==> flow/design.v <==
module ALU(Ain,Bin,ALUop,out,Z);
input [15:0] Ain, Bin;
input [1:0] ALUop;
output [15:0] out;
output Z;
assign out = (ALUop == 2'b00) ? (Ain + Bin) : (ALUop == 2'b01) ? (Ain - Bin) : (ALUop == 2'b10) ? (Ain & Bin) : (~Bin) ;
assign Z =  (out == 16'b0000000000000000) ?  1'b1 : 1'b0;
endmodule
module regfile(data_in,writenum,write,readnum,clk,data_out);
input [15:0] data_in;
input [2:0] writenum, readnum;
input write, clk;
output [15:0] data_out;
reg [15:0] R[7:0];  
reg [15:0] data_out;
always_ff @ (posedge clk)
begin 
if (write)  
    R[writenum] <= data_in;   
end  
assign data_out = R[readnum];  
endmodule
module shifter(in,shift,sout);
input [15:0] in;
input [1:0] shift;
output [15:0] sout;
reg [15:0] sout;
always_comb 
begin 
    if (shift == 2'b00)
        sout = in;
    else if (shift == 2'b01)
        sout = in << 1;
    else if (shift == 2'b10)
        sout = in >> 1;
    else if (shift == 2'b11)
    begin
      sout = in >> 1;
      sout[15] = in[15];
    end 
    else 
    sout = 16'bxxxxxxxxxxxxxxxx;
end 
endmodule
module datapath (clk, writenum, readnum, write, datapath_in, vsel, loada, loadb, loadc, shift, asel, bsel, ALUop, loads, Z_out, datapath_out);
input write, clk, loada, loadb, loadc, asel, bsel, loads, vsel;
input [1:0] ALUop, shift;
input [2:0] writenum, readnum;
input [15:0] datapath_in;
output Z_out;
output [15:0] datapath_out;
wire [15:0] data_in;
reg[15:0] aloaded, in;
wire [15:0] Bin, Ain;
reg Z_out;
reg [15:0] datapath_out;
wire [15:0] data_out, sout, out;
wire Z;
assign data_in = vsel ? datapath_in : datapath_out;  
regfile REGFILE(data_in, writenum, write, readnum, clk, data_out);  
always_ff @(posedge clk)  
begin
if (loada == 1) 
begin
 aloaded <= data_out ;
end
end 
always_ff @(posedge clk)  
begin
if (loadb == 1) 
begin
 in <= data_out ;
end
end 
shifter SHIFTER(in,shift,sout);
assign Bin = bsel ? ({11'b0, datapath_in[4:0]}) : sout ;  
assign Ain = asel ? (16'b0000000000000000) : aloaded ;
ALU alu(Ain,Bin,ALUop,out,Z);  
always_ff @(posedge clk)  
begin
if (loads == 1) 
begin
 Z_out <= Z ;
end
end 
always_ff @(posedge clk)  
begin
if (loadc == 1) 
begin
 datapath_out <= out ;
end
end 
endmodule 
==> flow/config.mk <==
export PLATFORM = sky130hd
export DESIGN_NAME = datapath
export DESIGN_NICKNAME = datapath
export VERILOG_FILES = /design/flow/design.v
export SDC_FILE = /design/flow/constraint.sdc
export NUM_CORES = 4
export LEC_CHECK = 0
export CAP_MARGIN = 40
export CORE_MARGIN = 2
export CORE_UTILIZATION = 40
export CTS_CLUSTER_DIAMETER = 348
export CTS_CLUSTER_SIZE = 100
export SLEW_MARGIN = 20
export TNS_END_PERCENT = 25
==> flow/constraint.sdc <==
create_clock -name core_clock -period 5.5 [get_ports {clk}]
set_input_delay 1.1000 -clock core_clock [delete_from_list [all_inputs] [get_ports {clk}]]
set_output_delay 1.1000 -clock core_clock [all_outputs]
set_load 0.01 [all_outputs]
run.sh (not shown) runs the stock make flow with config.mk's settings and CLKGATE_MAP_FILE=.
The first run went through all stages and came out clean.
Next try:
- ABC_AREA: unset -> 1
- CORE_ASPECT_RATIO: unset -> 0.5
- CTS_CLUSTER_DIAMETER: 348 -> 333
- PLACE_DENSITY: unset -> 0.9
Result: Sequential power is about the same. Worst setup slack gains 0.79 ns. Clock-buffer cell count grows by 1. Sequential cell count stays the same. Clock skew shrinks by 0.0045 ns. Non-clock buffer count shrinks by 69. Final area shrinks by about 4%. Worst hold slack gains 0.031 ns. Die size grows by about 2%. Final cell count grows by about 23%.
Next try:
- ABC_AREA: 1 -> unset
- CAP_MARGIN: 40 -> 20
- CORE_ASPECT_RATIO: 0.5 -> unset
- CORE_UTILIZATION: 40 -> 64
- CTS_CLUSTER_DIAMETER: 333 -> unset
- PLACE_DENSITY: 0.9 -> unset
- SETUP_SLACK_MARGIN: unset -> 0.85
- TNS_END_PERCENT: 25 -> unset
- clock period: 5.5 -> 2.94 ns (I/O delays scaled with it)
Now the flow ended with an error in clock tree synthesis (DPL-0033).
Synthesized cell count goes down by 31%.
Synthesized area fell by 1.8%.
Die area decreases by 38%.
Next try:
- ABC_AREA: unset -> 1
- CORE_UTILIZATION: 64 -> 65
- CTS_CLUSTER_SIZE: 100 -> 85
- SETUP_SLACK_MARGIN: 0.85 -> 0.86
This time the run stopped in global routing with GRT-0232; die area barely changes; area after synthesis went up by 1.9%; synthesized cell count went up by 45%.

// datapath: RTL as listed in full above, without the edits since
Settings: LEC_CHECK=0, CAP_MARGIN=20, CORE_MARGIN=2, CORE_UTILIZATION=40, SLEW_MARGIN=20; clock period 5.29 ns.
Change:
Settings changed: ABC_AREA set to 1, CORE_UTILIZATION 40 to 68, CTS_CLUSTER_DIAMETER set to 367.
Clock period 5.29 ns to 3.56 ns, I/O delays scaled along.
Outcome: Global-route usage rises by 29 points. Wire length goes up by 57%. Final cell count goes up by 18%. Die area falls by 39%. Via count grows by 51%. Setup slack degrades by 0.10 ns. Register-to-register slack degrades by 0.43 ns. Clock-buffer cell count is higher by 1. Worst hold slack gets better by 0.016 ns. Total power came out higher by 56%. Final area barely changes.
Change:
Settings changed: CORE_UTILIZATION 68 to 72, CTS_CLUSTER_DIAMETER 367 to unset, PLACE_DENSITY set to 0.4, TNS_END_PERCENT set to 5.
Clock period 3.56 ns to 2.93 ns, I/O delays scaled along.
Now the flow did not get past global routing (5_1_grt); die size shrinks by 5.4%; area after synthesis stays the same; synthesized cell count stays the same.

## build 49
Starts from the design.v that is shown in full above.
Settings: LEC_CHECK=0, CAP_MARGIN=20, CORE_MARGIN=2, CORE_UTILIZATION=57, SLEW_MARGIN=20; clock period 3.56 ns.
Ran to the end and failed final checks on setup timing: build 49.
Relative to build 49, the following input files were edited for build 94:
Settings: a change of the clock period (ns, I/O delays scaled along) from 3.56 to 5.29.
### Flow results
Delta (build 94 minus build 49): number of clock buffers in the layout shows a reduction of 1; global routing usage summed across all routing layers shows a reduction of 0.70 points; share of power burned in the clock network shows a reduction of 1.8 points. Going from build 49 to build 94, first-pass GRT wire length went down by about 2.7%, worst hold slack went up by 0.021 ns, cell count went down by 81, via count went down by about 5%. Build 94 ended with every stage complete and zero timing, DRC or antenna violations. Per the comparison of build 94 with build 49, switching power as a share of total power saw an increase; non-clock buffer count saw a decrease; routed metal-1 wirelength saw a decrease.
The inputs of build 81 differ from those of build 94 as listed below.
Settings: CTS_CLUSTER_SIZE now 37, previously not set; CORE_UTILIZATION now 70, was 57; MAX_ROUTING_LAYER now met4, previously not set; the clock period (ns, I/O delays scaled along) now 2.97, was 5.29.
[summary]
- Build 94 → build 81: number of standard-cell rows in the floorplan fell 11%; cell count after placement rose 35.
- Across build 81 and build 94, a clean result was obtained everywhere but in build 81.
- Build 81 did not finish: a tool error stopped it during clock tree synthesis.
- The global placer's final weighted congestion in build 81 was higher than what build 94 gave.
- X dimension of the die came out lower on build 81 than on build 94.
- Where HPWL after detailed placement is concerned, build 94 is better than build 81.
- Die size, build 81 and build 94: lower on build 81
- Per the comparison of build 81 with build 94, count of library flops with an enable pin closely matched the old numbers, worst setup timing slack at the placement stage saw a decrease, die span in y now smaller.
- From build 94 to build 81, port buffer count did not move at all.
Modified inputs, build 69 compared to build 81
Settings: removing CTS_CLUSTER_SIZE (formerly 37); setting PLACE_DENSITY_LB_ADDON to 0.25 for the first time; setting SETUP_SLACK_MARGIN to 0.58 for the first time; changing CORE_UTILIZATION from 70 to 72; removing MAX_ROUTING_LAYER (formerly met4); changing the clock period (ns, I/O delays scaled along) from 2.97 to 5.13.
==> results <==
- From build 81 to build 69 the numbers moved as follows: number of cells in the yosys synthesis report held steady; number of buffers added on ports held steady; share of the synthesized netlist area taken by xor and xnor gates held steady; height of the die shrank by 1.6 µm.
- Compared with build 81, floorplan core area in build 69 decreased slightly.
- Stage in which a tool error killed build 69: detailed placement.
Here is what was changed in the inputs of build 70 compared with build 69.
Settings: a deleted PLACE_DENSITY_LB_ADDON that had been 0.25; a change of CORE_UTILIZATION from 72 to 64; a change of SETUP_SLACK_MARGIN from 0.58 to 0.89; a change of the clock period (ns, I/O delays scaled along) from 5.13 to 3.05.
==> results <==
Diff build 69..build 70 | post-synthesis sequential element count | unchanged. Against build 69, build 70 reports a site row count that is higher. Core footprint: build 70 worse than build 69. Although it ran to completion, build 70 produced a layout that fails the final checks because of setup timing.

Starts from the design.v that is shown in full above.
Settings: LEC_CHECK=0, ABC_AREA=1, CAP_MARGIN=40, CORE_ASPECT_RATIO=0.5, CORE_MARGIN=2, CORE_UTILIZATION=65, CTS_CLUSTER_DIAMETER=333, CTS_CLUSTER_SIZE=100, SLEW_MARGIN=20, TNS_END_PERCENT=25; clock period 5.5 ns.
Next try:
- CAP_MARGIN: 40 -> 20
- CORE_ASPECT_RATIO: 0.5 -> not set
- CTS_CLUSTER_DIAMETER: 333 -> not set
- CTS_CLUSTER_SIZE: 100 -> 85
- SETUP_SLACK_MARGIN: not set -> -0.09
- TNS_END_PERCENT: 25 -> not set
- clock period: 5.5 -> 2.94 ns (I/O delays scaled with it)
The changed run finished with negative setup slack left. Sequential power grows by 88%. Via count grows by 24%. Total power grows by 120%. Critical path depth shrinks by 3. Sequential share of layout area shrinks by 5.7 points.
Next try:
- ABC_AREA: 1 -> not set
- CORE_UTILIZATION: 65 -> 40
- CTS_CLUSTER_SIZE: 85 -> not set
- SETUP_SLACK_MARGIN: -0.09 -> not set
- clock period: 2.94 -> 5.5 ns (I/O delays scaled with it)
The new run passed the timing, DRC and antenna checks.
Global-route usage shrinks by 27 points.
Setup slack improved by 0.73 ns.
Sequential share of layout area grows by 3.4 points.
Design area decreases by a little under a tenth.
Clock-buffer cell count falls by 1.
Synthesized area goes down slightly.
Total power drops by well over a third.
Clock power went down by well over a third.
Next try:
- ABC_AREA: not set -> 1
- CAP_MARGIN: 20 -> 40
- CTS_CLUSTER_DIAMETER: not set -> 333
- CTS_CLUSTER_SIZE: not set -> 100
- TNS_END_PERCENT: not set -> 25
Outcome:
- die area went up by 1.8%
- register-to-register slack gets better by 1.6 ns
- routed wire length went up by 7.6%
- global-route usage went up by 1.5 points
- clock-buffer cell count went up by 1
- synthesized area went up by 1.9%
- utilization went down by 2.3 points

job 101:
Starts from the design.v that is shown in full above.
export LEC_CHECK = 0
export CAP_MARGIN = 20
export CELL_PAD_IN_SITES_GLOBAL_PLACEMENT = 2
export CORE_ASPECT_RATIO = 1.76
export CORE_MARGIN = 3
export CORE_UTILIZATION = 47
export CTS_CLUSTER_SIZE = 83
export GPL_ROUTABILITY_DRIVEN = 0
export MAX_ROUTING_LAYER = met5
export PLACE_DENSITY = 0.65
export SLEW_MARGIN = 40
export TNS_END_PERCENT = 15
create_clock -name core_clock -period 3.65 [get_ports {clk}]
Job 101 had finished all stages when the layout checks came back failing, citing setup timing.
Changes in job 102 relative to job 101:
Settings: SETUP_SLACK_MARGIN newly set to -0.29; SLEW_MARGIN changed from 40 to 20; CORE_ASPECT_RATIO removed (was 1.76); PLACE_DENSITY removed (was 0.65); TNS_END_PERCENT removed (was 15); CELL_PAD_IN_SITES_GLOBAL_PLACEMENT removed (was 2); CORE_MARGIN changed from 3 to 2; CORE_UTILIZATION changed from 47 to 68; GPL_ROUTABILITY_DRIVEN removed (was 0); MAX_ROUTING_LAYER removed (was met5); CTS_CLUSTER_SIZE removed (was 83); the clock period (ns, I/O delays scaled along) changed from 3.65 to 4.37.
Results
For job 102, the flow was terminated by a tool error in clock tree synthesis and produced no final design.
Job 101: complete, dirty (setup timing)
From job 101 to job 102 the numbers moved as follows: area of the mapped netlist closely matched the old numbers, placement-stage cell area fell about 3%, pre-placement core utilization went up by 21 points, chip area from the yosys synthesis statistics closely matched the old numbers.
Diff job 102..job 101 | mean area per synthesized cell | unchanged
NOTE die size job 101->job 102 decreased by more than a quarter
Diff job 101..job 102 | post-detailed-placement half-perimeter wirelength | negligible

RTL: the design.v shown in full above, as it stands there.
Settings: LEC_CHECK=0, ABC_AREA=1, CAP_MARGIN=20, CELL_PAD_IN_SITES_GLOBAL_PLACEMENT=2, CORE_ASPECT_RATIO=1.43, CORE_MARGIN=2, CORE_UTILIZATION=40, GPL_TIMING_DRIVEN=0, MAX_ROUTING_LAYER=met4, PLACE_DENSITY_LB_ADDON=0.12, SLEW_MARGIN=30; clock period 7.47 ns.
The starting point finished with timing, DRC and antenna clean.
Next try:
- ABC_AREA: 1 -> 0
- CELL_PAD_IN_SITES_DETAIL_PLACEMENT: unset -> 1
- CORE_ASPECT_RATIO: 1.43 -> 0.66
- CORE_UTILIZATION: 40 -> 61
- PLACE_DENSITY_LB_ADDON: 0.12 -> 0.02
- clock period: 7.47 -> 4.8 ns (I/O delays scaled with it)
Now the flow never finished: it broke off in global placement (3_3_place_gp).
Die area decreases by 35%.
Synthesized area decreases by 1.8%.
Synthesized cell count decreases by 31%.

RTL: the design.v shown in full above, as it stands there.
export LEC_CHECK = 0
export ABC_AREA = 1
export CAP_MARGIN = 20
export CORE_MARGIN = 2
export CORE_UTILIZATION = 72
export CTS_CLUSTER_DIAMETER = 367
export CTS_CLUSTER_SIZE = 99
export SLEW_MARGIN = 20
create_clock -name core_clock -period 3.06 [get_ports {clk}]
The starting point died in 5_1_grt.
Edit:
--- a/flow/config.mk
+++ b/flow/config.mk
@@ -7,8 +7,6 @@
 export LEC_CHECK = 0
-export ABC_AREA = 1
 export CAP_MARGIN = 20
 export CORE_MARGIN = 2
-export CORE_UTILIZATION = 72
-export CTS_CLUSTER_DIAMETER = 367
-export CTS_CLUSTER_SIZE = 99
+export CORE_UTILIZATION = 65
+export SETUP_SLACK_MARGIN = -0.29
 export SLEW_MARGIN = 20
==> flow/constraint.sdc (replaced) <==
create_clock -name core_clock -period 4.37 [get_ports {clk}]
set_input_delay 0.8740 -clock core_clock [delete_from_list [all_inputs] [get_ports {clk}]]
set_output_delay 0.8740 -clock core_clock [all_outputs]
set_load 0.01 [all_outputs]
=> Now the flow completed and failed the layout checks on setup timing; area after synthesis went down by 1.8%; synthesized cell count went down by 31%; die area went up by 8.5%.
Edit:
--- a/flow/config.mk
+++ b/flow/config.mk
@@ -7,2 +7,3 @@
 export LEC_CHECK = 0
+export ABC_AREA = 1
 export CAP_MARGIN = 20
@@ -10,3 +11,5 @@
 export CORE_UTILIZATION = 65
-export SETUP_SLACK_MARGIN = -0.29
+export CTS_CLUSTER_SIZE = 85
+export SETUP_SLACK_MARGIN = 0.85
 export SLEW_MARGIN = 20
+export TNS_END_PERCENT = 5
==> flow/constraint.sdc (replaced) <==
create_clock -name core_clock -period 2.94 [get_ports {clk}]
set_input_delay 0.5880 -clock core_clock [delete_from_list [all_inputs] [get_ports {clk}]]
set_output_delay 0.5880 -clock core_clock [all_outputs]
set_load 0.01 [all_outputs]
After rerunning: The new run produced a layout that fails on setup timing. Routed wire length rises by about a fifth. Worst hold slack loses 29 ps. Final cell count rises by a quarter to a third. Combinational power rises by well over a third. Count of clock-buffer cells in the layout falls by 2. Power rises by well over a third. Non-clock buffer count rises by 5. Via count rises by about a fifth. Utilization rises by 2.7 points. Synthesized cell count rises by well over a third.
Edit:
--- a/flow/config.mk
+++ b/flow/config.mk
@@ -7,3 +7,3 @@
 export LEC_CHECK = 0
-export ABC_AREA = 1
+export ABC_AREA = 0
 export CAP_MARGIN = 20
@@ -12,2 +12,3 @@
 export CTS_CLUSTER_SIZE = 85
+export PLACE_DENSITY_LB_ADDON = 0.0
 export SETUP_SLACK_MARGIN = 0.85
Result:
- The changed run reached the layout checks and failed them: setup timing
- sequential share of layout area goes up by 1.2 points
- total power goes down by 2.7%
- setup slack loses 2200 ps
- wire length goes down by 21%
Edit:
--- a/flow/config.mk
+++ b/flow/config.mk
@@ -7,3 +7,2 @@
 export LEC_CHECK = 0
-export ABC_AREA = 0
 export CAP_MARGIN = 20
@@ -11,5 +10,3 @@
 export CORE_UTILIZATION = 65
-export CTS_CLUSTER_SIZE = 85
-export PLACE_DENSITY_LB_ADDON = 0.0
-export SETUP_SLACK_MARGIN = 0.85
+export MAX_ROUTING_LAYER = met4
 export SLEW_MARGIN = 20
==> flow/constraint.sdc (replaced) <==
create_clock -name core_clock -period 2.97 [get_ports {clk}]
set_input_delay 0.5940 -clock core_clock [delete_from_list [all_inputs] [get_ports {clk}]]
set_output_delay 0.5940 -clock core_clock [all_outputs]
set_load 0.01 [all_outputs]
The new run produced a layout that fails on setup timing.
Synthesized cell count stays the same.
Cell count is about the same.
First-iteration DRC count goes up by 41%.
Power is estimated from default activity; no workload was simulated.
